File: run.sh
#!/bin/bash
# the make line also repeats each setting of config.mk as NAME=value (left out here)
make -C /OpenROAD-flow-scripts/flow DESIGN_CONFIG=/design/flow/config.mk WORK_HOME=/design/flow/orfs CLKGATE_MAP_FILE= finish
File: config.mk
export PLATFORM = sky130hd
export DESIGN_NAME = cpu
export DESIGN_NICKNAME = cpu
export VERILOG_FILES = /design/flow/design.v
export SDC_FILE = /design/flow/constraint.sdc
export NUM_CORES = 4
export LEC_CHECK = 0
export CAP_MARGIN = 20
export CORE_MARGIN = 2
export CORE_UTILIZATION = 66
export HOLD_SLACK_MARGIN = 0.3
export SETUP_SLACK_MARGIN = -0.38
export SLEW_MARGIN = 20
File: constraint.sdc
create_clock -name core_clock -period 4.94 [get_ports {clk}]
set_input_delay 0.9880 -clock core_clock [delete_from_list [all_inputs] [get_ports {clk}]]
set_output_delay 0.9880 -clock core_clock [all_outputs]
set_load 0.01 [all_outputs]
File: design.v
module mux4_1 #(parameter DATA_WIDTH = 16) (sel, i1, i2, i3, i4, o);
   input [1:0] sel;
   input [DATA_WIDTH-1:0] i1, i2, i3, i4;
   output reg [DATA_WIDTH-1:0] o;
   always @ (*) begin
      case (sel)
         0: o = i1;
         1: o = i2;
         2: o = i3;
         3: o = i4;
      endcase
   end
endmodule
module mux2_1 #(parameter DATA_WIDTH = 16) (sel, i1, i2, o);
   input sel;
   input [DATA_WIDTH-1:0] i1, i2;
   output reg [DATA_WIDTH-1:0] o;
   always @ (*) begin
      case (sel)
         0: o = i1;
         1: o = i2;
      endcase
   end
endmodule
module alu (A, B, func_code, branch_type, alu_out, overflow_flag, bcond);
	input [16-1:0] A;
	input [16-1:0] B;
	input [3:0] func_code;
	input [1:0] branch_type; 
	output reg [16-1:0] alu_out;
	output reg overflow_flag; 
	output reg bcond;
   localparam BNE = 2'd0;
   localparam BEQ = 2'd1;
   localparam BGZ = 2'd2;
   localparam BLZ = 2'd3;
   always @(*) begin
      alu_out = 0;
      overflow_flag = 0;
      bcond = 0;
      case(func_code)
         4'b0000: begin
            alu_out = A + B;
            if((A[16 - 1] === B[16 - 1])
            && (A[16 - 1] !== alu_out[16 -1]))
               overflow_flag = 1;
            else
               overflow_flag = 0;
         end
         4'b0001: begin
            alu_out = A - B;
            if((A[16 - 1] !== B[16 - 1])
            && (A[16 - 1] !== alu_out[16 -1]))
               overflow_flag = 1;
            else
               overflow_flag = 0;
         end
         4'b0010: alu_out = A & B;
         4'b0011: alu_out = A | B;
         4'b0100: alu_out = ~A;
         4'b0101: alu_out = ~A + 1;
         4'b0110: alu_out = {A[14:0], 1'b0};
         4'b0111: alu_out = {A[15], A[15:1]};
         4'b1000: alu_out = A;
         4'b1001: alu_out = B;
         4'b1010: begin
            case(branch_type)
               BNE: bcond = (A != B)? 1 : 0;  
               BEQ: bcond = (A == B)? 1 : 0;  
               BGZ: bcond = (A[15] == 0 && A != 0)? 1 : 0;  
               BLZ: bcond = A[15];  
            endcase
            alu_out = bcond;
         end
         default: begin  
            alu_out = 0;
            overflow_flag = 0;
            bcond = 0;
         end
      endcase
   end
endmodule
module control_unit (opcode, func_code, clk, reset_n, halt, wwd, new_inst, use_rs, use_rt, alu_src, branch, mem_read, mem_write, reg_write, pc_src, reg_dest, reg_src, alu_branch_type, alu_func_code);
	input [3:0] opcode;
	input [5:0] func_code;
	input clk;
	input reset_n;
	output reg halt, wwd, new_inst, use_rs, use_rt;
	output reg alu_src, branch, mem_read, mem_write, reg_write;
	output reg [1:0] pc_src, reg_dest, reg_src, alu_branch_type;
	output reg [3:0] alu_func_code;
	always @(*) begin
		halt = 0;
		wwd = 0;
		reg_dest = 0;
		use_rs = 0;
		use_rt = 0;
		alu_src = 0;
		branch = 0;
		mem_read = 0;
		mem_write = 0;
		reg_write = 0;
		pc_src = 0;
		reg_src = 0;
		new_inst = 0;
		case(opcode)
			4'd15: begin
				case(func_code)
					6'd0, 6'd1, 6'd2, 6'd3: begin
						use_rs = 1;
						use_rt = 1;
						reg_write = 1;
						new_inst = 1;
					end
					6'd4, 6'd5, 6'd6, 6'd7: begin
						use_rs = 1;
						reg_write = 1;
						new_inst = 1;
					end
					6'd25: begin
						use_rs = 1;
						pc_src = 2'b10;
						new_inst = 1;
					end
					6'd26: begin
						reg_dest = 2'b10;
						use_rs = 1;
						pc_src = 2'b10;
						reg_write = 1;
						reg_src = 2'b10;
						new_inst = 1;
					end
					6'd28: begin
						wwd = 1;
						use_rs = 1;
						new_inst = 1;
					end
					6'd29: begin
						halt = 1;
						new_inst = 1;
					end
				endcase
			end
			4'd4, 4'd5: begin
				reg_dest = 2'b01;
				use_rs = 1;
				alu_src = 1;
				reg_write = 1;
				new_inst = 1;
			end
			4'd6: begin
				reg_dest = 2'b01;
				alu_src = 1;
				reg_write = 1;
				new_inst = 1;
			end
			4'd7: begin
				reg_dest = 2'b01;
				use_rs = 1;
				alu_src = 1;
				mem_read = 1;
				reg_write = 1;
				reg_src = 2'b01;
				new_inst = 1;
			end
			4'd8: begin
				use_rs = 1;
				use_rt = 1;
				alu_src = 1;
				mem_write = 1;
				new_inst = 1;
			end
			4'd0, 4'd1: begin
				use_rs = 1;
				use_rt = 1;
				branch = 1;
				pc_src = 2'b00;
				new_inst = 1;
			end
			4'd2, 4'd3: begin
				use_rs = 1;
				branch = 1;
				pc_src = 2'b00;
				new_inst = 1;
			end
			4'd9: begin
				pc_src = 2'b01;
				new_inst = 1;
			end
			4'd10: begin
				reg_dest = 2'b10;
				pc_src = 2'b01;
				reg_write = 1;
				reg_src = 2'b10;
				new_inst = 1;
			end
		endcase
	end
	always @(*) begin
		alu_func_code = 4'd15;
		alu_branch_type = 4'd0;
		case (opcode)
			4'd15: begin
				case(func_code)
					6'd25: alu_func_code = 4'b1000;  
					6'd26: alu_func_code = 4'b1000;  
					6'd28: alu_func_code = 4'b1000;  
					default: alu_func_code = func_code[3:0];
				endcase
			end
			4'd4: alu_func_code = 4'b0000;
			4'd5: alu_func_code = 4'b0011;
			4'd6: alu_func_code = 4'b1001;  
			4'd7, 4'd8: alu_func_code = 4'b0000;
			4'd0, 4'd1 ,4'd2, 4'd3: begin
				alu_func_code = 4'b1010;
				alu_branch_type = opcode[1:0];  
			end
		endcase
	end
endmodule
module register_file (read_out1, read_out2, read1, read2, dest, write_data, reg_write, clk, reset_n);
	input clk, reset_n;
	input [1:0] read1;
	input [1:0] read2;
	input [1:0] dest;
	input reg_write;
	input [16-1:0] write_data;
	output [16-1:0] read_out1;
	output [16-1:0] read_out2;
    reg [16-1:0] RF [4-1:0];  
    assign read_out1 = RF[read1];
    assign read_out2 = RF[read2];
    always @(negedge clk) begin
		if (!reset_n) begin
			RF[0] = 16'b0;
			RF[1] = 16'b0;
			RF[2] = 16'b0;
			RF[3] = 16'b0;
		end
		else begin	
			if (reg_write) RF[dest] <= write_data;
			else RF[dest] <= RF[dest];
		end
    end
endmodule
module immediate_generator (opcode, imm, immediate);
input [3:0] opcode;
input [7:0] imm;
output reg [16-1:0] immediate;
always @(*) begin
    case (opcode)
        4'd4: immediate <= {{8{imm[7]}}, imm[7:0]};
        4'd5: immediate <= {8'b0, imm[7:0]};
        4'd6: immediate <= {imm[7:0], 8'b0};
        4'd7: immediate <= {{8{imm[7]}}, imm[7:0]};
        4'd8: immediate <= {{8{imm[7]}}, imm[7:0]};
        4'd0: immediate <= {{8{imm[7]}}, imm[7:0]};
        4'd1: immediate <= {{8{imm[7]}}, imm[7:0]};
        4'd2: immediate <= {{8{imm[7]}}, imm[7:0]};
        4'd3: immediate <= {{8{imm[7]}}, imm[7:0]};
        default: immediate <= 16'b0;  
    endcase
end
endmodule
module hazard_detect(IFID_IR, IDEX_rd, use_rs, use_rt, IDEX_M_mem_read, is_stall);
	input [16-1:0] IFID_IR;
	input [1:0]  IDEX_rd;
	input use_rs, use_rt;
	input IDEX_M_mem_read;
	output reg is_stall;
	wire [1:0] IFID_rs, IFID_rt;
	assign IFID_rs = IFID_IR[11:10];
	assign IFID_rt = IFID_IR[9:8];
	always @(*) begin
	 	is_stall = (((IFID_rs == IDEX_rd) && use_rs) 
		 || ((IFID_rt == IDEX_rd) && use_rt)) && IDEX_M_mem_read ? 1:0;
	end
endmodule
module forwarding_unit(rs_EX, rt_EX, rd_MEM, reg_write_MEM, rd_WB, reg_write_WB,
                        forward_A, forward_B);
    input [1:0] rs_EX, rt_EX, rd_MEM, rd_WB;
    input reg_write_MEM, reg_write_WB;
    output reg [1:0] forward_A, forward_B;
    always @(*) begin
        if((rs_EX == rd_MEM) && reg_write_MEM) begin
            forward_A = 2'b01;
        end else if((rs_EX == rd_WB) && reg_write_WB) begin
            forward_A = 2'b10;
        end else begin
            forward_A = 2'b00;
        end
        if((rt_EX == rd_MEM) && reg_write_MEM) begin
            forward_B = 2'b01;
        end else if((rt_EX == rd_WB) && reg_write_WB) begin
            forward_B = 2'b10;
        end else begin
            forward_B = 2'b00;
        end
    end
endmodule
module branch_predictor_global_predictor(clk, reset_n, PC, is_flush, is_BJ_type, actual_taken_PC, actual_next_PC, actual_PC, next_PC);
	input clk;
	input reset_n;
	input [16-1:0] PC;
	input is_flush;
	input is_BJ_type;
	input [16-1:0] actual_taken_PC;  
	input [16-1:0] actual_next_PC;  
	input [16-1:0] actual_PC;  
	output reg [16-1:0] next_PC;
	integer i;
	reg [16-5:0] tagtable [0:(2**5)-1];
	reg [16-1:0] btb [0:(2**5)-1];
	reg [1:0] sat_cnt; 
	reg [1:0] hys_cnt;
	reg [1:0] bht_sat [0:(2**5)-1];
	reg [1:0] bht_hys [0:(2**5)-1];
	wire [16-5-1:0] tag; wire [5-1:0] idx;
	assign tag = PC[16-1:5];
	assign idx = PC[5-1:0];
	always @(posedge clk) begin
		if (!reset_n) begin
			tagtable[0] <= ~0;	tagtable[1] <= ~0;	tagtable[2] <= ~0;	tagtable[3] <= ~0;
			tagtable[4] <= ~0;	tagtable[5] <= ~0;	tagtable[6] <= ~0;	tagtable[7] <= ~0;
			tagtable[8] <= ~0;	tagtable[9] <= ~0;	tagtable[10] <= ~0;	tagtable[11] <= ~0;
			tagtable[12] <= ~0;	tagtable[13] <= ~0;	tagtable[14] <= ~0;	tagtable[15] <= ~0;
			tagtable[16] <= ~0;	tagtable[17] <= ~0;	tagtable[18] <= ~0;	tagtable[19] <= ~0;
			tagtable[20] <= ~0;	tagtable[21] <= ~0;	tagtable[22] <= ~0;	tagtable[23] <= ~0;
			tagtable[24] <= ~0;	tagtable[25] <= ~0;	tagtable[26] <= ~0;	tagtable[27] <= ~0;
			tagtable[28] <= ~0;	tagtable[29] <= ~0;	tagtable[30] <= ~0;	tagtable[31] <= ~0;
			btb[0] <= ~0;	btb[1] <= ~0;	btb[2] <= ~0;	btb[3] <= ~0;
			btb[4] <= ~0;	btb[5] <= ~0;	btb[6] <= ~0;	btb[7] <= ~0;
			btb[8] <= ~0;	btb[9] <= ~0;	btb[10] <= ~0;	btb[11] <= ~0;
			btb[12] <= ~0;	btb[13] <= ~0;	btb[14] <= ~0;	btb[15] <= ~0;
			btb[16] <= ~0;	btb[17] <= ~0;	btb[18] <= ~0;	btb[19] <= ~0;
			btb[20] <= ~0;	btb[21] <= ~0;	btb[22] <= ~0;	btb[23] <= ~0;
			btb[24] <= ~0;	btb[25] <= ~0;	btb[26] <= ~0;	btb[27] <= ~0;
			btb[28] <= ~0;	btb[29] <= ~0;	btb[30] <= ~0;	btb[31] <= ~0;
			bht_sat[0] <= ~0;	bht_sat[1] <= ~0;	bht_sat[2] <= ~0;	bht_sat[3] <= ~0;
			bht_sat[4] <= ~0;	bht_sat[5] <= ~0;	bht_sat[6] <= ~0;	bht_sat[7] <= ~0;
			bht_sat[8] <= ~0;	bht_sat[9] <= ~0;	bht_sat[10] <= ~0;	bht_sat[11] <= ~0;
			bht_sat[12] <= ~0;	bht_sat[13] <= ~0;	bht_sat[14] <= ~0;	bht_sat[15] <= ~0;
			bht_sat[16] <= ~0;	bht_sat[17] <= ~0;	bht_sat[18] <= ~0;	bht_sat[19] <= ~0;
			bht_sat[20] <= ~0;	bht_sat[21] <= ~0;	bht_sat[22] <= ~0;	bht_sat[23] <= ~0;
			bht_sat[24] <= ~0;	bht_sat[25] <= ~0;	bht_sat[26] <= ~0;	bht_sat[27] <= ~0;
			bht_sat[28] <= ~0;	bht_sat[29] <= ~0;	bht_sat[30] <= ~0;	bht_sat[31] <= ~0;
			bht_hys[0] <= ~0;	bht_hys[1] <= ~0;	bht_hys[2] <= ~0;	bht_hys[3] <= ~0;
			bht_hys[4] <= ~0;	bht_hys[5] <= ~0;	bht_hys[6] <= ~0;	bht_hys[7] <= ~0;
			bht_hys[8] <= ~0;	bht_hys[9] <= ~0;	bht_hys[10] <= ~0;	bht_hys[11] <= ~0;
			bht_hys[12] <= ~0;	bht_hys[13] <= ~0;	bht_hys[14] <= ~0;	bht_hys[15] <= ~0;
			bht_hys[16] <= ~0;	bht_hys[17] <= ~0;	bht_hys[18] <= ~0;	bht_hys[19] <= ~0;
			bht_hys[20] <= ~0;	bht_hys[21] <= ~0;	bht_hys[22] <= ~0;	bht_hys[23] <= ~0;
			bht_hys[24] <= ~0;	bht_hys[25] <= ~0;	bht_hys[26] <= ~0;	bht_hys[27] <= ~0;
			bht_hys[28] <= ~0;	bht_hys[29] <= ~0;	bht_hys[30] <= ~0;	bht_hys[31] <= ~0;
			sat_cnt <= 0;
			hys_cnt <= 0;
		end else begin
			if (is_BJ_type) begin
				tagtable[actual_PC[5-1:0]] <= actual_PC[16-1:5];
				btb[actual_PC[5-1:0]] <= actual_taken_PC;
				if(actual_next_PC != actual_taken_PC) begin  
					if(sat_cnt == 2'b00)		sat_cnt <= 2'b00;
					else if(sat_cnt == 2'b01) 	sat_cnt <= 2'b00;
					else if(sat_cnt == 2'b10) 	sat_cnt <= 2'b01;
					else 						sat_cnt <= 2'b10;
					if(hys_cnt == 2'b00)		hys_cnt <= 2'b00;
					else if(hys_cnt == 2'b01) 	hys_cnt <= 2'b00;
					else if(hys_cnt == 2'b10) 	hys_cnt <= 2'b00;
					else 						hys_cnt <= 2'b10;
					if(bht_sat[actual_PC[5-1:0]] == 2'b00)		bht_sat[actual_PC[5-1:0]] <= 2'b00;
					else if(bht_sat[actual_PC[5-1:0]] == 2'b01) bht_sat[actual_PC[5-1:0]] <= 2'b00;
					else if(bht_sat[actual_PC[5-1:0]] == 2'b10) bht_sat[actual_PC[5-1:0]] <= 2'b01;
					else 												bht_sat[actual_PC[5-1:0]] <= 2'b10;
					if(bht_hys[actual_PC[5-1:0]] == 2'b00)		bht_hys[actual_PC[5-1:0]] <= 2'b00;
					else if(bht_hys[actual_PC[5-1:0]] == 2'b01) bht_hys[actual_PC[5-1:0]] <= 2'b00;
					else if(bht_hys[actual_PC[5-1:0]] == 2'b10) bht_hys[actual_PC[5-1:0]] <= 2'b00;
					else 												bht_hys[actual_PC[5-1:0]] <= 2'b10;
				end else begin  
					if(sat_cnt == 2'b00) 		sat_cnt <= 2'b01;
					else if(sat_cnt == 2'b01) 	sat_cnt <= 2'b10;
					else if(sat_cnt == 2'b10) 	sat_cnt <= 2'b11;
					else 						sat_cnt <= 2'b11;
					if(hys_cnt == 2'b00) 		hys_cnt <= 2'b01;
					else if(hys_cnt == 2'b01) 	hys_cnt <= 2'b11;
					else if(hys_cnt == 2'b10) 	hys_cnt <= 2'b11;
					else 						hys_cnt <= 2'b11;
					if(bht_sat[actual_PC[5-1:0]] == 2'b00) 		bht_sat[actual_PC[5-1:0]] <= 2'b01;
					else if(bht_sat[actual_PC[5-1:0]] == 2'b01) bht_sat[actual_PC[5-1:0]] <= 2'b10;
					else if(bht_sat[actual_PC[5-1:0]] == 2'b10) bht_sat[actual_PC[5-1:0]] <= 2'b11;
					else 												bht_sat[actual_PC[5-1:0]] <= 2'b11;
					if(bht_hys[actual_PC[5-1:0]] == 2'b00)		bht_hys[actual_PC[5-1:0]] <= 2'b01;
					else if(bht_hys[actual_PC[5-1:0]] == 2'b01) bht_hys[actual_PC[5-1:0]] <= 2'b11;
					else if(bht_hys[actual_PC[5-1:0]] == 2'b10) bht_hys[actual_PC[5-1:0]] <= 2'b11;
					else 												bht_hys[actual_PC[5-1:0]] <= 2'b11;
				end
			end
		end
	end
	always @(*) begin
		if (is_flush) begin
			next_PC = actual_next_PC;
		end else if (tagtable[idx] == tag) begin
			next_PC = (bht_sat[idx] >= 2'b10)? btb[idx] : (PC + 1);
		end else begin
			next_PC = PC + 1;
		end
	end
endmodule
module datapath(clk, reset_n, read_m1, address1, data1, read_m2, write_m2, address2, data2_in, data2_out, num_inst, output_port, is_halted);
	input clk;
	input reset_n;
	output read_m1;
	output [16-1:0] address1;
	output read_m2;
	output write_m2;
	output [16-1:0] address2;
	input [16-1:0] data1;
	input [16-1:0] data2_in;
	output [16-1:0] data2_out;
	output reg [16-1:0] num_inst;
	output reg [16-1:0] output_port;
	output is_halted;
	reg[16-1:0] pc;
	wire[16-1:0] pc_nxt;   
	wire new_inst_if;
	reg[16-1:0] pc_id, instr;
	wire halt_id, use_rs, use_rt; wire[1:0] reg_dest;
	wire alu_src_id, branch_id; wire[1:0] pc_src_id, alu_branch_type_id; wire[3:0] alu_func_code_id;  
	wire mem_read_id, mem_write_id;  
	wire reg_write_id, wwd_id; wire[1:0] reg_src_id; reg new_inst_id;  
	wire stall;
	wire[16-1:0] rf_rs, rf_rt, immed_id;
	wire[1:0] rd_id;
	reg[16-1:0] pc_ex, rf_rs_ex, rf_rt_ex, immed_ex;
	reg[11:0] target;
	reg[1:0] rs_ex, rt_ex, rd_ex;
	wire [16-1:0] actual_taken_pc;  
	reg alu_src_ex, branch_ex; reg[1:0] pc_src_ex, alu_branch_type_ex; reg[3:0] alu_func_code_ex;  
	reg mem_read_ex, mem_write_ex;  
	reg halt_ex, wwd_ex, new_inst_ex, reg_write_ex; reg[1:0] reg_src_ex;  
	wire[16-1:0] alu_out_ex, pc_branch, rf_rs_forwarded, rf_rt_forwarded, alu_operand_B;
	wire alu_overflow_flag, alu_bcond;
	wire[16-1:0] actual_pc;
	wire [1:0] forward_a, forward_b;
	reg[16-1:0] pc_mem, rf_rs_mem, rf_rt_mem, alu_out_mem;
	reg[1:0] rd_mem;
	reg mem_read_mem, mem_write_mem;  
	reg halt_mem, wwd_mem, new_inst_mem, reg_write_mem; reg[1:0] reg_src_mem;  
	reg[16-1:0] mem_read_data;
	reg[16-1:0] pc_wb, rf_rs_wb, alu_out_wb;
	reg[1:0] rd_wb;
	reg halt_wb, wwd_wb, new_inst_wb, reg_write_wb; reg[1:0] reg_src_wb;
	wire[16-1:0] fwd_data_mem;
	assign fwd_data_mem = (reg_src_mem == 2'b10) ? (pc_mem + 16'b1) : alu_out_mem;
	wire[16-1:0] write_data_wb;
	reg fcond1, fcond2, fcond3;
	reg flush;
	reg halt;
	assign read_m1 = 1;
	assign address1 = pc;
	assign write_m2 = mem_write_mem;
	assign read_m2 = mem_read_mem;
	assign address2 = alu_out_mem;
	assign data2_out = rf_rt_mem;
	always @(posedge clk) begin
		if (!reset_n) begin
			instr <= 0;
		end else if(stall) begin 
			instr <= instr;
		end
		else begin
			instr <= data1;
		end
	end
	always @(posedge clk ) begin
		if (!reset_n) begin
			mem_read_data <= 0;
		end else begin
			if(read_m2) begin
				mem_read_data <= data2_in;
			end
		end
	end
	always @(*) begin
		fcond1 = (actual_pc != pc_id);
		fcond2 = (pc_id != 0);
		fcond3 = (pc_ex != 16'hffff);
		flush = (fcond1 & fcond2 & fcond3) ? 1: 0;
	end
	assign is_halted = halt;
	assign actual_taken_pc = branch_ex ? (pc_ex + 16'b1 + immed_ex) : (pc_src_ex == 2'b01 ? {pc_ex[15:12], target} : rf_rs_forwarded);
	always @(posedge clk) begin
		if (!reset_n) begin
			pc <= 0;
			num_inst <= 0; output_port <= 0;
			pc_id <= 0;
			new_inst_id <= 0;
			target <= 0; pc_ex <= 0; rf_rs_ex <= 0; rf_rt_ex <= 0;  immed_ex <= 0;
			rs_ex <= 0; rt_ex <= 0; rd_ex <= 0;
			alu_src_ex <= 0; branch_ex <= 0; pc_src_ex <= 0; alu_branch_type_ex <= 0; alu_func_code_ex <= 0;
			mem_read_ex <= 0; mem_write_ex <= 0;
			halt_ex <= 0; wwd_ex <= 0; new_inst_ex <= 0; reg_write_ex <= 0; reg_src_ex <= 0; 
			pc_mem <= 0; rf_rs_mem <= 0; rf_rt_mem <= 0; alu_out_mem <= 0; 
			rd_mem <= 0; 
			mem_read_mem <= 0; mem_write_mem <= 0;
			halt_mem <= 0; wwd_mem <= 0; new_inst_mem <= 0; reg_write_mem <=0; reg_src_mem <= 0;
			pc_wb <= 0; rf_rs_wb <= 0; alu_out_wb <= 0;
			rd_wb <= 0;
			halt_wb <= 0; wwd_wb <= 0; new_inst_wb <= 0; reg_write_wb <= 0; reg_src_wb <= 0;
			halt <= 0;
		end
		else begin
			if(stall) begin
				pc <= pc;
			end else begin
				pc <= pc_nxt;
			end
			if(!flush & !stall) begin
				pc_id <= pc;
				new_inst_id <= new_inst_if;
			end else if(stall) begin  
				pc_id <= pc_id;
				new_inst_id <= new_inst_id;
			end	else begin  
				pc_id <= ~0;
				new_inst_id <= 0;
			end
			if(!flush & !stall) begin
				target <= instr[11:0]; pc_ex <= pc_id; rf_rs_ex <= rf_rs; rf_rt_ex <= rf_rt; immed_ex <= immed_id;
				rs_ex <= instr[11:10]; rt_ex <= instr[9:8]; rd_ex <= rd_id;
			end else begin
				pc_ex <= ~0;
				target <= 0; rf_rs_ex <= 0; rf_rt_ex <= 0; immed_ex <= 0;
				rs_ex <= 0; rt_ex <= 0; rd_ex <= 0;
			end
			if(!flush && !stall && pc_id != 16'hffff) begin
				alu_src_ex <= alu_src_id; branch_ex <= branch_id; pc_src_ex <= pc_src_id; 
				alu_branch_type_ex <= alu_branch_type_id; alu_func_code_ex <= alu_func_code_id;
				mem_read_ex <= mem_read_id; mem_write_ex <= mem_write_id;
				halt_ex <= halt_id; wwd_ex <= wwd_id; new_inst_ex <= new_inst_id; reg_write_ex <= reg_write_id; reg_src_ex <= reg_src_id;
			end else begin
				alu_src_ex <= 0; branch_ex <= 0; pc_src_ex <= 0; 
				alu_branch_type_ex <= 0; alu_func_code_ex <= 4'd15;
				mem_read_ex <= 0; mem_write_ex <= 0;
				halt_ex <= 0; wwd_ex <= 0; new_inst_ex <= 0; reg_write_ex <= 0; reg_src_ex <= 0; 
			end
			pc_mem <= pc_ex; rf_rs_mem <= rf_rs_forwarded; rf_rt_mem <= rf_rt_forwarded; alu_out_mem <= alu_out_ex; 
			rd_mem <= rd_ex; 
			mem_read_mem <= mem_read_ex; mem_write_mem <= mem_write_ex;
			halt_mem <= halt_ex; wwd_mem <= wwd_ex; new_inst_mem <= new_inst_ex; reg_write_mem <= reg_write_ex; reg_src_mem <= reg_src_ex;
			pc_wb <= pc_mem; rf_rs_wb <= rf_rs_mem; alu_out_wb <= alu_out_mem;
			rd_wb <= rd_mem;
			halt_wb <= halt_mem; wwd_wb <= wwd_mem; new_inst_wb <= new_inst_mem; reg_write_wb <= reg_write_mem; reg_src_wb <= reg_src_mem;
			halt <= halt_wb;
			if (wwd_wb) begin
				output_port <= rf_rs_wb;
			end
			if (new_inst_wb) begin
				num_inst <= num_inst + 1;
			end
		end
	end
	branch_predictor_global_predictor BranchPredictor(
		.clk(clk),
		.reset_n(reset_n),
		.PC(pc),
		.is_flush(flush),
		.is_BJ_type(branch_ex || (pc_src_ex != 2'b0)),
		.actual_taken_PC(actual_taken_pc),
		.actual_next_PC(actual_pc),
		.actual_PC(pc_ex),
		.next_PC(pc_nxt)
	);
	control_unit ControlUnit(
		.opcode(instr[15:12]),
		.func_code(instr[5:0]),
		.clk(clk),
		.reset_n(reset_n),
		.halt(halt_id),
		.wwd(wwd_id),
		.new_inst(new_inst_if),
		.use_rs(use_rs),
		.use_rt(use_rt),
		.alu_src(alu_src_id),
		.branch(branch_id),
		.mem_read(mem_read_id),
		.mem_write(mem_write_id),
		.reg_write(reg_write_id),
		.pc_src(pc_src_id),
		.reg_dest(reg_dest),
		.reg_src(reg_src_id),
		.alu_branch_type(alu_branch_type_id),
		.alu_func_code(alu_func_code_id)
	);
	register_file RegisterFile(
		.clk(clk),
		.reset_n(reset_n),
		.read1(instr[11:10]),
		.read2(instr[9:8]),
		.dest(rd_wb),
		.reg_write(reg_write_wb),
		.write_data(write_data_wb),
		.read_out1(rf_rs),
		.read_out2(rf_rt)
	);
	alu ALU(
		.A(rf_rs_forwarded),
		.B(alu_operand_B),
		.func_code(alu_func_code_ex),
		.branch_type(alu_branch_type_ex),
		.alu_out(alu_out_ex),
		.overflow_flag(alu_overflow_flag),
		.bcond(alu_bcond)
	);
	immediate_generator ImmGen(
		.opcode(instr[15:12]),
		.imm(instr[7:0]),
		.immediate(immed_id)
	);
	mux2_1 MUX_branch(
		.sel(branch_ex & alu_bcond),
		.i1(pc_ex + 16'b1),
		.i2(pc_ex + 16'b1 + immed_ex),
		.o(pc_branch)
	);
	mux4_1 MUX_pc_src(
		.sel(pc_src_ex),
		.i1(pc_branch),
		.i2({pc_ex[15:12], target}),
		.i3(rf_rs_forwarded),
		.i4(pc_branch),
		.o(actual_pc)
	);
	mux2_1 MUX_alu_src(
		.sel(alu_src_ex),
		.i1(rf_rt_forwarded),
		.i2(immed_ex),
		.o(alu_operand_B)
	);
	mux4_1 #(.DATA_WIDTH(2)) MUX_reg_dest(
		.sel(reg_dest),
		.i1(instr[7:6]),
		.i2(instr[9:8]),
		.i3(2'b10),
		.i4(instr[7:6]),
		.o(rd_id)
	);
	mux4_1 MUX_reg_src(
		.sel(reg_src_wb),
		.i1(alu_out_wb),
		.i2(mem_read_data),
		.i3(pc_wb + 16'b1),
		.i4(alu_out_wb),
		.o(write_data_wb)
	);
	hazard_detect HazardDetectionUnit(
		.IFID_IR(instr),
		.IDEX_rd(rd_ex),
		.use_rs(use_rs),
		.use_rt(use_rt),
		.IDEX_M_mem_read(mem_read_ex),
		.is_stall(stall)
	);
	forwarding_unit ForwardingUnit(
		.rs_EX(rs_ex),
		.rt_EX(rt_ex),
		.rd_MEM(rd_mem),
		.reg_write_MEM(reg_write_mem),
		.rd_WB(rd_wb),
		.reg_write_WB(reg_write_wb),
		.forward_A(forward_a),
		.forward_B(forward_b)
	);
	mux4_1 MUX_forwarding_a(
		.sel(forward_a),
		.i1(rf_rs_ex),
		.i2(fwd_data_mem),
		.i3(write_data_wb),
		.i4(rf_rs_ex),
		.o(rf_rs_forwarded)
	);
	mux4_1 MUX_forwarding_b(
		.sel(forward_b),
		.i1(rf_rt_ex),
		.i2(fwd_data_mem),
		.i3(write_data_wb),
		.i4(rf_rt_ex),
		.o(rf_rt_forwarded)
	);
endmodule
module cpu(clk, reset_n, read_m1, address1, data1, read_m2, write_m2, address2, data2_in, data2_out, num_inst, output_port, is_halted);
	input clk;
	input reset_n;
	output read_m1;
	output [16-1:0] address1;
	output read_m2;
	output write_m2;
	output [16-1:0] address2;
	input [16-1:0] data1;
	input [16-1:0] data2_in;
	output [16-1:0] data2_out;
	output [16-1:0] num_inst;
	output [16-1:0] output_port;
	output is_halted;
	datapath Datapath(
		.clk(clk),
		.reset_n(reset_n),
		.read_m1(read_m1),
		.address1(address1),
		.data1(data1),
		.read_m2(read_m2),
		.write_m2(write_m2),
		.address2(address2),
		.data2_in(data2_in),
		.data2_out(data2_out),
		.num_inst(num_inst),
		.output_port(output_port),
		.is_halted(is_halted)
	);
endmodule
==> results.txt, run 1 <==
impl run done, here's what came out: relative max-transition margin=22.5%, Top non-seq family=multiplexers, cell area after synthesis=0.0632 mm², horizontal extent of the die=between 300 and 400 µm, tally of yosys warning messages=12, pre-CTS setup slack=-1.41 ns, overall overflow remaining after global route=0, net count of the finished layout=roughly 6000, I/O pin count=118, number of fill cells in the layout=5057, group with the largest share of power=sequential cells, wire length of the first global-routing pass=about 340000 µm, clock-pin transition on the worst setup and hold timing paths=~0.08 ns, first-iteration detailed-routing DRC count=about 9500, count of final max-slew check failures=0, final design area excluding fillers=0.0762 mm², number of synthesized flops with an enable pin=928, number of global-route vias before repair=around 50000, worst-path fanout max=8, DR vias=50900, P_seq=12.7 mW, source of the worst register-to-register timing path=Datapath.pc_ex[1]$_SDFF_PN0_, Highest Clock Rate=approximately 160 MHz, launching element type of the critical path=flop, cts bufs inserted=~140, register area=0.0366 mm², synthesized-area fraction occupied by and/or/nand/nor cells=13.4%, power attributed to the clock group=approximately 11 mW, maximum number of pins on one net before global-route repair=roughly 99, Worst R2R Path Depth=22, critical path's top delay family=XOR/XNOR gates, Flop pwr share=slightly below 50%, Worst VDD drop=484 µV, met1 GRT Util=a little over half, total of hold buffers inserted after clock tree synthesis=0, TritonCTS clock tree=built, Gate Count Post-Synth=5295, required arrival time at the worst endpoint=5.61 ns, status=failed layout checks, Final Hold Violation Tally=0, setup violation total in the final timing report=272, post-synthesis compound-gate area fraction=approximately 7.5%, Post-route DRC=0, die outline area=0.0982 mm², Die Ht=313 µm, Hold Path Class=reg2reg, initial antenna violation count=8, switching power as a share of total power=25.7%, synth-to-layout area growth=20.7%, number of unique standard cell types used by synthesis=105, leakage power total=26.3 nW, minimum period implied by the final worst setup slack=6.07 ns, worst-case hold path end point=Datapath.new_inst_wb$_SDFF_PN0_, HPWL reported at the end of detailed placement=146000 µm, nets in the synthesized netlist=approximately 5400, setup repair after global routing missed its margin=true, Logic cell area=0.0256 mm², share of the synthesized area in the top cell type=44.1%, number of nets with antenna violations after detailed routing=0, busiest layer in global routing=met2, final weighted congestion in routability-driven placement=slightly above 1, P_int=19.0 mW, total buffers and inverters traversed by the critical path=2, async set-reset flop share out of synthesis=0%, startpoint of the most critical setup path=Datapath.pc_ex[1]$_SDFF_PN0_, tally of OpenROAD warnings=~140, cell total in the yosys stat output=roughly 5300, reg-to-reg setup timing slack=-1.13 ns, input/output buffers=around 120, worst hold path cell count=1, Clk pwr share=42.9%, Seq/Total Area, Yosys=around 58%, Seq cells post-synth=1361, total global routing track utilization=between 40 and 50%, Post-Synth XOR/XNOR Area=1.79%, vias per cell=between 6 and 7, met3 global-route usage=15.2%, average cell area after synthesis=11.9 µm², met2 track demand over resource in global routing=76.2%, power attributed to combinational cells=slightly below 2 mW, slack of the critical path=-1.13 ns, Tightest Pin Transition=1.16 ns, Max stage delay cell, worst path=xnor2_1, most used flip-flop cell after synthesis=edfxtp_1, site row count=113, Gate power share=7.8%, adder-cell share of the synthesized area=1.73%, Root Buffer=clkbuf_16, routed wire length=238000 µm, Commonest cells post-synth=edfxtp_1, nand2_1, nor2_1, Core ar.=0.0949 mm², most common cell in the synthesized netlist=edfxtp_1, largest incremental delay on the critical path=around 0.70 ns, main area contributors=edfxtp_1, dfxtp_1, mux4_2, Clk Latency, worst-skew pair=0.82 ns, reported max-cap violation count=0, launch point of the worst hold path=Datapath.new_inst_mem$_SDFF_PN0_, cell area after placement=0.0699 mm², CP Class=reg2reg, multiplexer area fraction after synthesis=13.9%, # clock sinks=1361, last element of the critical path=Datapath.BranchPredictor.bht_sat[26][0]$_SDFFCE_PN1P_, cell count along the critical path=22, Initial DRT Pass Iterations=12, layout checks that failed=negative setup slack, critical path, cell by cell=ha_1 > nand3_1 > nor2_1 > nand3_1 > xnor2_1 > ha_1 > o21ai_0 > nand2_1 > o21ai_0 > a31oi_1 > a221o_1 > a21oi_1 > xor2_1 > xor2_1 > o21ai_4 > xnor2_1 > nor4_2 > nand4_1 > maj3_2 > buf_4 > buf_8 > nand2_2, Chip Area, Yosys=0.0632 mm², fp util=66.6%, r2r endpoint=Datapath.BranchPredictor.bht_sat[26][0]$_SDFFCE_PN1P_, P per Cell Area=336 mW/mm², Clock H-tree levels=4, net switching power figure=about 6.6 mW, final critical-path share of the clock period=123%, Arrival @ worst endpoint=6.74 ns, worst clock skew=0.0626 ns, Setup crit end kind=flop, average wire per standard cell=between 30 and 40 µm, Post-Route Utilization=80.3%, Clock Path Buffers=3, cell taking the most area after synthesis=edfxtp_1
==> metal layers <==
metal,share of wire [%],routed length [µm]
met5,0.060,142
met1,29,70100
met4,11,25100
met3,14,33200
met2,46,109000
==> layout make-up <==
class	instances	share of cell area (%)
repair buffers	831	9.29
clock inverters	136	1.34
well taps	1265	2.08
diodes	2	0.00657
inverters	178	0.886
multi-input cells	3322	33.6
clock buffers	177	4.84
flip-flops and latches	1361	48.0
==> stage by stage <==
stage | hold WS, ns | power, mW | setup TNS [ns] | instances
CTS | 0.420 | 25.3 | -147.85 | 7247
finish | 0.428 | 25.6 | -199.02 | 7272
global route | 0.442 | 26.0 | -244.09 | 7270
global placement | 0.415 | 14.7 | -247.88 | 6904
floorplan | 0.410 | 13.9 | -63.87 | 5295
detailed placement | 0.421 | 14.7 | -246.63 | 6904
==> timing repair <==
action / in CTS / in global routing
cloned: 9 / 4
gates resized: 174 / 71
endpoints found under the setup margin: 200 / 202
pin swaps: 76 / 39
setup buffers: 28 / 20
==> inputs of run 2 (changes only) <==
CORE_UTILIZATION = 72   (was 66)
CTS_CLUSTER_DIAMETER = 387   (was not set)
HOLD_SLACK_MARGIN = not set   (was 0.3)
SETUP_SLACK_MARGIN = not set   (was -0.38)
clock period = 15.0 ns   (was 4.94 ns; I/O delays follow)
==> results.txt, run 2 <==
impl run done, here's what came out: total of hold buffers inserted after clock tree synthesis=0 (unchanged), P per Cell Area=117 mW/mm² (-65%), worst hold path cell count=2 (+1), Hold Slack=0.408 ns (-0.0201 ns), relative max-transition margin=25.7% (+3.2 points), Root Buffer=clkbuf_16, Seq cells post-synth=1361 (unchanged), Flop pwr share=50.7% (+1.3 points), net count of the finished layout=5476 (-8.9%), Top non-seq family=multiplexers, cell total in the yosys stat output=5295 (unchanged), worst-path fanout max=151 (+143), input/output buffers=116 (unchanged), cts bufs inserted=137 (unchanged), number of fill cells in the layout=4573 (-9.6%), Die Ht=300 µm (-4.2%), leakage power total=23.2 nW (-12%), multiplexer area fraction after synthesis=13.9% (unchanged), Tightest Pin Transition=1.11 ns (-0.0500 ns), number of global-route vias before repair=47000 (-6.6%), vias per cell=7.10 (+1.5%), synth-to-layout area growth=11.2%, number of synthesized flops with an enable pin=928 (unchanged), adder-cell share of the synthesized area=1.73% (unchanged), Core ar.=0.0869 mm² (-8.4%), CP Class=in2reg, final design area excluding fillers=0.0702 mm² (-7.9%), share of the synthesized area in the top cell type=44.1% (unchanged), group with the largest share of power=sequential cells, status=finished clean, required arrival time at the worst endpoint=8.09 ns (+2.48 ns), TritonCTS clock tree=built, r2r endpoint=Datapath.RegisterFile.RF[0][10]$_SDFFE_NN0N_, tally of yosys warning messages=12 (unchanged), average wire per standard cell=31.2 µm (-4.6%), cell count along the critical path=3 (-86%), post-synthesis compound-gate area fraction=7.53% (unchanged), setup violation total in the final timing report=0 (-100%), horizontal extent of the die=300 µm (-4.2%), most used flip-flop cell after synthesis=edfxtp_1, total buffers and inverters traversed by the critical path=2 (unchanged), P_seq=4.17 mW (-67%), Clock Path Buffers=3 (unchanged), launching element type of the critical path=primary input, Post-Route Utilization=80.8% (+0.45 points), reported max-cap violation count=0 (unchanged), Chip Area, Yosys=0.0632 mm² (unchanged), worst clock skew=0.0422 ns (-0.0204 ns), power attributed to combinational cells=0.540 mW (-73%), die outline area=0.0901 mm² (-8.2%), synthesized-area fraction occupied by and/or/nand/nor cells=13.4% (unchanged), last element of the critical path=Datapath.RegisterFile.RF[1][15]$_SDFFE_NN0N_, power attributed to the clock group=3.52 mW (-68%), Seq/Total Area, Yosys=57.9% (unchanged), tally of OpenROAD warnings=136 (+0.74%), I/O pin count=118 (unchanged), final weighted congestion in routability-driven placement=1.01 (-2.4%), cell area after placement=0.0656 mm² (-6.3%), source of the worst register-to-register timing path=Datapath.reg_src_wb[0]$_SDFF_PN0_, Hold Path Class=reg2reg, critical path, cell by cell=buf_4 > inv_8 > a211oi_1, number of nets with antenna violations after detailed routing=0 (unchanged), Setup crit end kind=flop, async set-reset flop share out of synthesis=0% (unchanged), DR vias=47000 (-7.7%), site row count=108 (-4.4%), cell area after synthesis=0.0632 mm² (unchanged), wire length of the first global-routing pass=302000 µm (-12%), reg-to-reg setup timing slack=4.72 ns (+5.85 ns), Clock H-tree levels=4 (unchanged), largest incremental delay on the critical path=0.62 ns (-0.08 ns), average cell area after synthesis=11.9 µm² (unchanged), overall overflow remaining after global route=0 (unchanged), nets in the synthesized netlist=5413 (unchanged), total global routing track utilization=46.3% (-2.2 points), P_int=6.26 mW (-67%), # clock sinks=1361 (unchanged), Initial DRT Pass Iterations=9 (-3), # resized after CTS=0 (-100%), Post-route DRC=0 (unchanged), startpoint of the most critical setup path=reset_n, Commonest cells post-synth=edfxtp_1, nand2_1, nor2_1, buffer count from post-CTS setup fixing=0 (-100%), cell taking the most area after synthesis=edfxtp_1, Clk pwr share=42.8% (about the same), fp util=72.7% (+6.1 points), initial antenna violation count=9 (+1), Final Hold Violation Tally=0 (unchanged), routed wire length=206000 µm (-13%), Clk Latency, worst-skew pair=0.78 ns (-0.04 ns), Gate power share=6.6% (-1.2 points), most common cell in the synthesized netlist=edfxtp_1, Gate Count Post-Synth=5295 (unchanged), Post-Synth XOR/XNOR Area=1.79% (unchanged), Final TNS setup=0 ns (+199.02 ns), setup repair after global routing missed its margin=false, count of final max-slew check failures=0 (unchanged), switching power as a share of total power=24.0% (-1.7 points), critical path's top delay family=buffers and inverters, Arrival @ worst endpoint=4.10 ns (-2.64 ns), maximum number of pins on one net before global-route repair=152 (+54%), number of unique standard cell types used by synthesis=105 (unchanged), HPWL reported at the end of detailed placement=127000 µm (-13%), Max stage delay cell, worst path=inv_8, Worst VDD drop=161 µV (-67%), clock-pin transition on the worst setup and hold timing paths=0.07 ns (about the same), main area contributors=edfxtp_1, dfxtp_1, mux4_2, net switching power figure=1.98 mW (-70%), worst-case hold path end point=Datapath.pc_src_ex[1]$_SDFF_PN0_, first-iteration detailed-routing DRC count=7770 (-18%), Worst R2R Path Depth=9 (-59%)
## run 2: routing by layer
metal	vias up	part of all wire [%]	routed length [µm]	track usage, %
met5	-	0.095	197	0
met4	14	8.7	17900	33.3
met3	1116	13	27900	12.7
met2	4269	47	97000	73.6
met1	22400	31	63500	54.8
li1	19200	-	-	-
## run 2: metrics by stage
stage	worst slack [ns]	total power [mW]	cells
finish	3.98	8.23	6616
global route	3.96	8.37	6615
CTS	4.03	8.18	6613
detailed placement	3.31	4.78	6309
global placement	3.37	4.76	6309
floorplan	3.35	4.58	5295
## run 2: area by class of cell
type                       count  area [µm²]  area share, %
multi-input combinational   3316       24400           34.7
clock buffer                 195        3890           5.54
tap                         1155        1450           2.06
clock inverter               110         732           1.04
inverter                     178         676          0.962
timing repair buffer         300        2560           3.65
sequential                  1361       36500           52.1
antenna                        1        2.50        0.00356
==> inputs of run 3 (changes only) <==
CAP_MARGIN = 35   (was 20)
CELL_PAD_IN_SITES_DETAIL_PLACEMENT = 1   (was not set)
CORE_MARGIN = 4   (was 2)
CORE_UTILIZATION = 40   (was 72)
CTS_CLUSTER_DIAMETER = not set   (was 387)
CTS_CLUSTER_SIZE = 87   (was not set)
GPL_ROUTABILITY_DRIVEN = 0   (was not set)
GPL_TIMING_DRIVEN = 1   (was not set)
MAX_ROUTING_LAYER = met4   (was not set)
SETUP_SLACK_MARGIN = 1.58   (was not set)
TNS_END_PERCENT = 80   (was not set)
clock period = 8.47 ns   (was 15.0 ns; I/O delays follow)
==> results.txt, run 3 <==
impl run done, here's what came out: critical path, cell by cell=and3_1 > nand3_1 > o311a_1 > o32a_1 > mux2i_1 > a211oi_1, worst-case hold path end point=Datapath.rf_rs_wb[3]$_SDFF_PN0_, launching element type of the critical path=flop, Arrival @ worst endpoint=3.25 ns (-0.85 ns), Chip Area, Yosys=0.0632 mm² (unchanged), net count of the finished layout=5517 (+0.75%), CP Class=reg2reg, Tightest Pin Transition=0.950 ns (-0.163 ns), Post-route DRC=0 (unchanged), number of nets with antenna violations after detailed routing=0 (unchanged), Seq/Total Area, Yosys=57.9% (unchanged), Worst R2R Path Depth=6 (-3), clock-pin transition on the worst setup and hold timing paths=0.06 ns (about the same), total buffers and inverters traversed by the critical path=0 (-2), Post-Route Utilization=46.4% (-34 points), tally of yosys warning messages=12 (unchanged), Hold Slack=0.430 ns (+0.0222 ns), I/O pin count=118 (unchanged), Seq cells post-synth=1361 (unchanged), number of global-route vias before repair=46700 (-0.72%), share of the synthesized area in the top cell type=44.1% (unchanged), die outline area=0.164 mm² (+82%), cell count along the critical path=6 (+3), number of synthesized flops with an enable pin=928 (unchanged), fp util=40.3% (-32 points), source of the worst register-to-register timing path=Datapath.pc_wb[5]$_SDFF_PN0_, overall overflow remaining after global route=0 (unchanged), Clk pwr share=43.8% (+1.0 points), P_int=11.2 mW (+79%), Gate power share=6.6% (about the same), cell area after synthesis=0.0632 mm² (unchanged), post-placement cell count=7227 (+15%), worst clock skew=0.0676 ns (+0.0253 ns), Clock Path Buffers=3 (unchanged), post-route met1 wirelength=82000 µm (+29%), Root Buffer=clkbuf_16, worst hold path cell count=1 (-1), last element of the critical path=Datapath.RegisterFile.RF[3][13]$_SDFFE_NN0N_, Post-Synth XOR/XNOR Area=1.79% (unchanged), cell taking the most area after synthesis=edfxtp_1, number of unique standard cell types used by synthesis=105 (unchanged), Final Hold Violation Tally=0 (unchanged), synthesized-area fraction occupied by and/or/nand/nor cells=13.4% (unchanged), group with the largest share of power=sequential cells, count of final max-slew check failures=0 (unchanged), final design area excluding fillers=0.0726 mm² (+3.4%), Flop pwr share=49.6% (-1.1 points), P_seq=7.38 mW (+77%), Clk Latency, worst-skew pair=0.80 ns (+0.02 ns), Max stage delay cell, worst path=mux2i_1, pre-CTS setup slack=0.333 ns (-2.97 ns), largest incremental delay on the critical path=0.64 ns (+0.02 ns), cts bufs inserted=146 (+6.6%), initial antenna violation count=6 (-3), total of hold buffers inserted after clock tree synthesis=0 (unchanged), relative max-transition margin=36.6% (+11 points), TritonCTS clock tree=built, post-synthesis compound-gate area fraction=7.53% (unchanged), input/output buffers=116 (unchanged), Worst VDD drop=205 µV (+28%), main area contributors=edfxtp_1, dfxtp_1, mux4_2, async set-reset flop share out of synthesis=0% (unchanged), power attributed to combinational cells=0.977 mW (+81%), routed wire length=215000 µm (+4.4%), maximum number of pins on one net before global-route repair=97 (-36%), site row count=145 (+34%), DR vias=45400 (-3.4%), P per Cell Area=205 mW/mm² (+75%), critical path's top delay family=AND-OR/OR-AND gates, average wire per standard cell=28.4 µm (-8.9%), adder-cell share of the synthesized area=1.73% (unchanged), reported max-cap violation count=0 (unchanged), status=finished clean, switching power as a share of total power=24.6% (+0.55 points), wire length on met3=18900 µm (-32%), startpoint of the most critical setup path=Datapath.pc_wb[5]$_SDFF_PN0_, HPWL reported at the end of detailed placement=144000 µm (+13%), Final Total Pwr=14.9 mW (+81%), Gate Count Post-Synth=5295 (unchanged), Core ar.=0.157 mm² (+80%), total global routing track utilization=26.6% (-20 points), worst-path fanout max=6 (-96%), Setup crit end kind=flop, most common cell in the synthesized netlist=edfxtp_1, tally of OpenROAD warnings=131 (-3.7%), net switching power figure=3.65 mW (+85%), Die Ht=405 µm (+35%), Final TNS setup=0 ns (unchanged), power attributed to the clock group=6.51 mW (+85%), Top non-seq family=multiplexers, post-route non-filler standard cell count=7583 (+15%), multiplexer area fraction after synthesis=13.9% (unchanged), synth-to-layout area growth=15.0%, cell area after placement=0.0670 mm² (+2.3%), reg-to-reg setup timing slack=1.56 ns (-3.16 ns), Commonest cells post-synth=edfxtp_1, nand2_1, nor2_1, horizontal extent of the die=405 µm (+35%), nets in the synthesized netlist=5413 (unchanged), leakage power total=23.7 nW (+2.1%), setup violation total in the final timing report=0 (unchanged), first-iteration detailed-routing DRC count=4723 (-39%), Hold Path Class=reg2reg, # clock sinks=1361 (unchanged), slack of the critical path=1.56 ns (-2.42 ns), r2r endpoint=Datapath.RegisterFile.RF[3][13]$_SDFFE_NN0N_, Met2 Wirelength=103000 µm (+6.3%), Max Used Layer=met4, Clock H-tree levels=4 (unchanged), cell total in the yosys stat output=5295 (unchanged), setup repair after global routing missed its margin=true, required arrival time at the worst endpoint=4.81 ns (-3.28 ns), most used flip-flop cell after synthesis=edfxtp_1, vias per cell=5.99 (-16%), average cell area after synthesis=11.9 µm² (unchanged), Initial DRT Pass Iterations=5 (-4), wire length of the first global-routing pass=315000 µm (+4.4%), launch point of the worst hold path=Datapath.rf_rs_mem[3]$_SDFF_PN0_
==> run 3: per-layer routing <==
layer,GRT usage [%],vias up
li1,-,19300
met1,32.9,23300
met2,42.4,2284
met3,5.10,535
met4,12.4,0
met5,-,-
==> run 3: layout make-up <==
class	instances	area (µm²)
fillers	16300	83900
flip-flops and latches	1361	36600
multi-input cells	3317	24800
clock buffers	186	3950
repair buffers	331	3000
well taps	2058	2570
clock inverters	150	1070
inverters	178	679
diodes	2	5.00
==> run 3: what timing repair did <==
action	4_1_cts	5_1_grt
buffers inserted	7	6
cloned	0	1
endpoints found under the setup margin	204	204
pin swaps	5	11
resized	31	57
==> inputs of run 4 (changes only) <==
ABC_AREA = 0   (was not set)
CAP_MARGIN = 20   (was 35)
CELL_PAD_IN_SITES_DETAIL_PLACEMENT = 0   (was 1)
CORE_ASPECT_RATIO = 0.63   (was not set)
CORE_MARGIN = 2   (was 4)
CORE_UTILIZATION = 72   (was 40)
CTS_CLUSTER_DIAMETER = 201   (was not set)
CTS_CLUSTER_SIZE = 19   (was 87)
GPL_ROUTABILITY_DRIVEN = not set   (was 0)
GPL_TIMING_DRIVEN = not set   (was 1)
MAX_ROUTING_LAYER = met5   (was met4)
SETUP_SLACK_MARGIN = 0.06   (was 1.58)
SLEW_MARGIN = 35   (was 20)
TNS_END_PERCENT = not set   (was 80)
clock period = 4.95 ns   (was 8.47 ns; I/O delays follow)
==> results.txt, run 4 <==
yosys + openroad results -> status=aborted with a tool error, stage where the run ended=global routing (5_1_grt), final weighted congestion in routability-driven placement=1.07, # clock sinks=1361 (unchanged), input/output buffers=116 (unchanged), Seq/Total Area, Yosys=57.9% (unchanged), share of the synthesized area in the top cell type=44.1% (unchanged), cell total in the yosys stat output=5295 (unchanged), Clock Path Buffers=3 (unchanged), HPWL reported at the end of detailed placement=168000 µm (+17%), adder-cell share of the synthesized area=1.73% (unchanged), Core ar.=0.0872 mm² (-44%), nets in the synthesized netlist=5413 (unchanged), fp util=72.5% (+32 points), cell taking the most area after synthesis=edfxtp_1, Clock H-tree levels=3 (-1), most common cell in the synthesized netlist=edfxtp_1, average cell area after synthesis=11.9 µm² (unchanged), horizontal extent of the die=377 µm (-7.0%), Chip Area, Yosys=0.0632 mm² (unchanged), number of unique standard cell types used by synthesis=105 (unchanged), main area contributors=edfxtp_1, dfxtp_1, mux4_2, Root Buffer=clkbuf_16, Commonest cells post-synth=edfxtp_1, nand2_1, nor2_1, Top non-seq family=multiplexers, multiplexer area fraction after synthesis=13.9% (unchanged), cell area after synthesis=0.0632 mm² (unchanged), Post-Synth XOR/XNOR Area=1.79% (unchanged), Gate Count Post-Synth=5295 (unchanged), die outline area=0.0902 mm² (-45%), async set-reset flop share out of synthesis=0% (unchanged), synthesized-area fraction occupied by and/or/nand/nor cells=13.4% (unchanged), number of synthesized flops with an enable pin=928 (unchanged), post-synthesis compound-gate area fraction=7.53% (unchanged), I/O pin count=118 (unchanged), site row count=86 (-41%), Seq cells post-synth=1361 (unchanged), most used flip-flop cell after synthesis=edfxtp_1, tally of yosys warning messages=12 (unchanged), cts bufs inserted=81 (-45%), Die Ht=239 µm (-41%)
run 4: metrics by stage:
stage	worst slack [ns]	cells	cell area, µm²	hold slack (ns)
2_1_floorplan	-0.350	5295	63700	0.412
3_3_place_gp	-2.06	6792	70000	0.415
3_5_place_dp	-2.13	6794	70100	0.417
4_1_cts	-1.30	7085	74200	0.438
run 4: repair_timing:
| item | CTS |
|---|---|
| pin swaps | 63 |
| resized | 139 |
| hold buffers | 0 |
| setup buffers | 75 |
| setup endpoints to repair | 248 |
| gates cloned | 4 |
==> inputs of run 5 (changes only) <==
ABC_AREA = not set   (was 0)
CELL_PAD_IN_SITES_DETAIL_PLACEMENT = not set   (was 0)
CORE_ASPECT_RATIO = not set   (was 0.63)
CORE_UTILIZATION = 58   (was 72)
CTS_CLUSTER_DIAMETER = not set   (was 201)
CTS_CLUSTER_SIZE = not set   (was 19)
MAX_ROUTING_LAYER = not set   (was met5)
SETUP_SLACK_MARGIN = not set   (was 0.06)
SLEW_MARGIN = 20   (was 35)
clock period = 5.56 ns   (was 4.95 ns; I/O delays follow)
==> results.txt, run 5 <==
impl run done, here's what came out: Seq cells post-synth=1361 (unchanged), average cell area after synthesis=11.9 µm² (unchanged), power attributed to combinational cells=~1.7 mW, HPWL reported at the end of detailed placement=142000 µm (-16%), count of final max-slew check failures=0, launching element type of the critical path=flop, Core ar.=0.108 mm² (+24%), wire length of the first global-routing pass=around 300000 µm, Highest Clock Rate=approximately 170 MHz, cell taking the most area after synthesis=edfxtp_1, final design area excluding fillers=approximately 0.076 mm², average wire per standard cell=28.7 µm, Tightest Pin Transition=around 1.2 ns, vias per cell=6.32, nets in the synthesized netlist=5413 (unchanged), status=failed layout checks, I/O pin count=118 (unchanged), Post-route DRC=0, synth-to-layout area growth=21.0%, horizontal extent of the die=334 µm (-11%), post-synthesis compound-gate area fraction=7.53% (unchanged), r2r endpoint=Datapath.immed_ex[4]$_SDFF_PN0_, final weighted congestion in routability-driven placement=1.00 (-6.6%), slack of the critical path=-0.478 ns, setup repair after global routing missed its margin=true, number of fill cells in the layout=7678, last element of the critical path=Datapath.immed_ex[4]$_SDFF_PN0_, P_int=17.3 mW, power attributed to the clock group=9.87 mW, cell area after placement=0.0688 mm² (-1.9%), total of hold buffers inserted after clock tree synthesis=0 (unchanged), startpoint of the most critical setup path=Datapath.reg_src_wb[0]$_SDFF_PN0_, Clock Path Buffers=3 (unchanged), total global routing track utilization=37.6%, Clk Latency, worst-skew pair=0.77 ns, cell total in the yosys stat output=5295 (unchanged), Root Buffer=clkbuf_16, leakage power total=26.0 nW, Gate Count Post-Synth=5295 (unchanged), number of global-route vias before repair=45500, site row count=121 (+41%), Flop pwr share=49.3%, Setup crit end kind=flop, net switching power figure=5.44 mW, Clk pwr share=between 40% and 50%, TritonCTS clock tree=built, Top non-seq family=multiplexers, largest incremental delay on the critical path=0.40 ns, DR vias=46200, synthesized-area fraction occupied by and/or/nand/nor cells=13.4% (unchanged), net count of the finished layout=5892, CP Class=reg2reg, post-route non-filler standard cell count=7307, cell area after synthesis=0.0632 mm² (unchanged), group with the largest share of power=sequential cells, Hold Path Class=reg2reg, Logic cell area=0.0258 mm², source of the worst register-to-register timing path=Datapath.reg_src_wb[0]$_SDFF_PN0_, reg-to-reg setup timing slack=-0.48 ns, number of synthesized flops with an enable pin=928 (unchanged), number of nets with antenna violations after detailed routing=0, Final Hold Violation Tally=0, initial antenna violation count=2, maximum number of pins on one net before global-route repair=100, layout checks that failed=negative setup slack, Commonest cells post-synth=edfxtp_1, nand2_1, nor2_1, P_seq=11.2 mW, worst hold path cell count=1, first-iteration detailed-routing DRC count=5344, overall overflow remaining after global route=0, Worst R2R Path Depth=30, clock-pin transition on the worst setup and hold timing paths=roughly 0.060 ns, cell count along the critical path=30, relative max-transition margin=23.0%, Seq/Total Area, Yosys=57.9% (unchanged), setup violation total in the final timing report=between 200 and 250, Clock H-tree levels=4 (+1), main area contributors=edfxtp_1, dfxtp_1, mux4_2, switching power as a share of total power=roughly a quarter, worst-case hold path end point=Datapath.rf_rs_wb[14]$_SDFF_PN0_, reported max-cap violation count=0, post-placement cell count=6876 (+1.2%), required arrival time at the worst endpoint=around 6.3 ns, total buffers and inverters traversed by the critical path=9, Arrival @ worst endpoint=around 6.7 ns, worst-path fanout max=8, most common cell in the synthesized netlist=edfxtp_1, Worst VDD drop=352 µV, Final TNS setup=-79.95 ns, Chip Area, Yosys=0.0632 mm² (unchanged), minimum period implied by the final worst setup slack=roughly 6.0 ns, Post-Synth XOR/XNOR Area=1.79% (unchanged), Die Ht=334 µm (+40%), Initial DRT Pass Iterations=7, routed wire length=210000 µm, tally of OpenROAD warnings=approximately 140, input/output buffers=116 (unchanged), die outline area=0.112 mm² (+24%), adder-cell share of the synthesized area=1.73% (unchanged), async set-reset flop share out of synthesis=0% (unchanged), register area=0.0366 mm², most used flip-flop cell after synthesis=edfxtp_1, final critical-path share of the clock period=109%, critical path's top delay family=simple AND/OR/NAND/NOR gates, number of unique standard cell types used by synthesis=105 (unchanged), Final Total Pwr=22.8 mW, Max stage delay cell, worst path=o32a_1, cts bufs inserted=146 (+80%), launch point of the worst hold path=Datapath.rf_rs_mem[14]$_SDFF_PN0_, tally of yosys warning messages=12 (unchanged), P per Cell Area=~300 mW/mm², Gate power share=7.4%, multiplexer area fraction after synthesis=13.9% (unchanged), share of the synthesized area in the top cell type=44.1% (unchanged), fp util=58.3% (-14 points), # clock sinks=1361 (unchanged), worst clock skew=0.0485 ns
-- run 5: repair_timing --
item | in CTS | in global routing
buffers inserted | 69 | 18
endpoints found under the setup margin | 199 | 208
cloned | 16 | 5
resized | 234 | 104
pin swaps | 81 | 60
-- run 5: area by class of cell --
type                       instances  share of cell area, %
antenna                            2                0.00655
clock buffer                     186                   5.14
clock inverter                   143                   1.40
inverter                         178                  0.894
multi-input combinational       3316                   33.7
sequential                      1361                   47.9
tap                             1414                   2.32
timing repair buffer             707                   8.64
-- run 5: layer usage --
metal	up-vias	wire, µm	track usage, %
li1	20100	-	-
met1	22800	74600	47.1
met2	2651	100000	61.0
met3	646	19100	6.46
met4	2	15700	23.9
met5	-	13	0
-- run 5: metrics by stage --
stage | util [%] | setup slack, ns | hold WS [ns]
2_1_floorplan | - | 0.00603 | 0.410
3_3_place_gp | 63.4 | -0.972 | 0.414
3_5_place_dp | 63.4 | -1.04 | 0.419
4_1_cts | 69.8 | -0.390 | 0.427
5_1_grt | 70.5 | -0.630 | 0.440
6_report | 70.5 | -0.478 | 0.425
==> inputs of run 6 (changes only) <==
CELL_PAD_IN_SITES_DETAIL_PLACEMENT = 1   (was not set)
CORE_UTILIZATION = 40   (was 58)
CTS_CLUSTER_SIZE = 87   (was not set)
GPL_TIMING_DRIVEN = 0   (was not set)
HOLD_SLACK_MARGIN = 0.02   (was not set)
TNS_END_PERCENT = 80   (was not set)
clock period = 10.0 ns   (was 5.56 ns; I/O delays follow)
==> results.txt, run 6 <==
impl run done, here's what came out: status=finished clean, switching power as a share of total power=24.9% (+1.0 points), average cell area after synthesis=11.9 µm² (unchanged), launching element type of the critical path=primary input, P_int=9.57 mW (-45%), cell area after placement=0.0671 mm² (-2.4%), leakage power total=23.3 nW (-11%), synthesized-area fraction occupied by and/or/nand/nor cells=13.4% (unchanged), P_seq=6.23 mW (-44%), wire length on met3=19900 µm (+4.1%), # resized after CTS=0 (-100%), Die Ht=401 µm (+20%), clock-pin transition on the worst setup and hold timing paths=0.06 ns (about the same), worst clock skew=0.0790 ns (+0.0305 ns), net switching power figure=3.18 mW (-42%), total global routing track utilization=28.3% (-9.3 points), Final Hold Violation Tally=0 (unchanged), wire length of the first global-routing pass=333000 µm (+9.4%), adder-cell share of the synthesized area=1.73% (unchanged), Core ar.=0.157 mm² (+44%), number of global-route vias before repair=47500 (+4.2%), Worst R2R Path Depth=28 (-6.7%), final weighted congestion in routability-driven placement=0.968 (-3.4%), number of fill cells in the layout=16500 (+120%), final design area excluding fillers=0.0722 mm² (-5.5%), tally of OpenROAD warnings=131 (-3.0%), reg-to-reg setup timing slack=1.23 ns (+1.71 ns), main area contributors=edfxtp_1, dfxtp_1, mux4_2, Top non-seq family=multiplexers, Final TNS setup=0 ns (+79.95 ns), power attributed to the clock group=5.63 mW (-43%), startpoint of the most critical setup path=reset_n, I/O pin count=118 (unchanged), TritonCTS clock tree=built, number of unique standard cell types used by synthesis=105 (unchanged), Hold Slack=0.415 ns (-0.00972 ns), critical path's top delay family=buffers and inverters, Gate power share=6.9% (-0.5 points), Seq/Total Area, Yosys=57.9% (unchanged), Gate Count Post-Synth=5295 (unchanged), async set-reset flop share out of synthesis=0% (unchanged), group with the largest share of power=sequential cells, first-iteration detailed-routing DRC count=5001 (-6.4%), worst-path fanout max=10 (+2), Tightest Pin Transition=1.25 ns (+0.0979 ns), count of final max-slew check failures=0 (unchanged), multiplexer area fraction after synthesis=13.9% (unchanged), site row count=145 (+20%), Max Used Layer=met5, cell count along the critical path=6 (-80%), post-route non-filler standard cell count=7812 (+6.9%), tally of yosys warning messages=12 (unchanged), most used flip-flop cell after synthesis=edfxtp_1, maximum number of pins on one net before global-route repair=28 (-72%), Chip Area, Yosys=0.0632 mm² (unchanged), # clock sinks=1361 (unchanged), Arrival @ worst endpoint=4.77 ns (-1.97 ns), average wire per standard cell=29.4 µm (+2.6%), DR vias=46400 (+0.34%), number of nets with antenna violations after detailed routing=0 (unchanged), post-synthesis compound-gate area fraction=7.53% (unchanged), nets in the synthesized netlist=5413 (unchanged), vias per cell=5.93 (-6.1%), launch point of the worst hold path=Datapath.rf_rs_mem[0]$_SDFF_PN0_, initial antenna violation count=9 (+7), total buffers and inverters traversed by the critical path=5 (-4), horizontal extent of the die=401 µm (+20%), Post-route DRC=0 (unchanged), Root Buffer=clkbuf_16, most numerous cell on the critical path=clkbuf_1, P per Cell Area=177 mW/mm² (-41%), required arrival time at the worst endpoint=5.60 ns (-0.66 ns), cts bufs inserted=148 (+1.4%), Post-Route Utilization=46.1% (-24 points), post-route met1 wirelength=88500 µm (+19%), worst hold path cell count=1 (unchanged), HPWL reported at the end of detailed placement=173000 µm (+22%), Initial DRT Pass Iterations=6 (-1), Commonest cells post-synth=edfxtp_1, nand2_1, nor2_1, critical path, cell by cell=clkdlybuf4s50_1 > inv_1 > clkbuf_1 > clkbuf_1 > clkbuf_1 > a211oi_1, most common cell in the synthesized netlist=edfxtp_1, pre-CTS setup slack=0.0385 ns (+1.08 ns), cell area after synthesis=0.0632 mm² (unchanged), cell total in the yosys stat output=5295 (unchanged), Worst VDD drop=188 µV (-47%), synth-to-layout area growth=14.3%, input/output buffers=116 (unchanged), die outline area=0.161 mm² (+44%), Clock H-tree levels=4 (unchanged), Max stage delay cell, worst path=clkbuf_1, fp util=40.3% (-18 points), cell taking the most area after synthesis=edfxtp_1, reported max-cap violation count=0 (unchanged), Clk Latency, worst-skew pair=0.83 ns (+0.06 ns), slack of the critical path=0.826 ns (+1.30 ns), routed wire length=230000 µm (+9.6%), relative max-transition margin=16.7% (-6.2 points), last element of the critical path=Datapath.RegisterFile.RF[3][0]$_SDFFE_NN0N_, overall overflow remaining after global route=0 (unchanged), share of the synthesized area in the top cell type=44.1% (unchanged), Met2 Wirelength=112000 µm (+11%), setup violation total in the final timing report=0 (-100%), post-placement cell count=7477 (+8.7%), Clock Path Buffers=3 (unchanged), Post-Synth XOR/XNOR Area=1.79% (unchanged), Hold Path Class=reg2reg, power attributed to combinational cells=0.883 mW (-47%), total of hold buffers inserted after clock tree synthesis=0 (unchanged), Setup crit end kind=flop, source of the worst register-to-register timing path=Datapath.reg_src_wb[1]$_SDFF_PN0_, Seq cells post-synth=1361 (unchanged), net count of the finished layout=5753 (-2.4%), number of synthesized flops with an enable pin=928 (unchanged), largest incremental delay on the critical path=0.73 ns (+0.33 ns), setup repair after global routing missed its margin=false, Clk pwr share=44.2% (+0.9 points), Flop pwr share=48.9% (-0.4 points), worst-case hold path end point=Datapath.rf_rs_wb[0]$_SDFF_PN0_, CP Class=in2reg, buffer count from post-CTS setup fixing=0 (-100%), Final Total Pwr=12.7 mW (-44%)
-- run 6: area by class of cell --
cell class / count / area (µm²) / area share (%)
flip-flops and latches: 1361 / 36500 / 50.6
multi-input cells: 3316 / 24300 / 33.6
clock buffers: 187 / 3890 / 5.39
well taps: 2058 / 2570 / 3.57
plain buffers: 439 / 1770 / 2.46
repair buffers: 127 / 1330 / 1.84
clock inverters: 144 / 1140 / 1.58
inverters: 178 / 668 / 0.926
diodes: 2 / 5.00 / 0.00693
-- run 6: per-layer routing --
layer	vias to the layer above	global-route usage [%]
met1	23700	36.1
met5	-	0
met2	2346	47.4
li1	19800	-
met4	4	11.2
met3	499	5.47
Power is estimated from default activity; no workload was simulated.
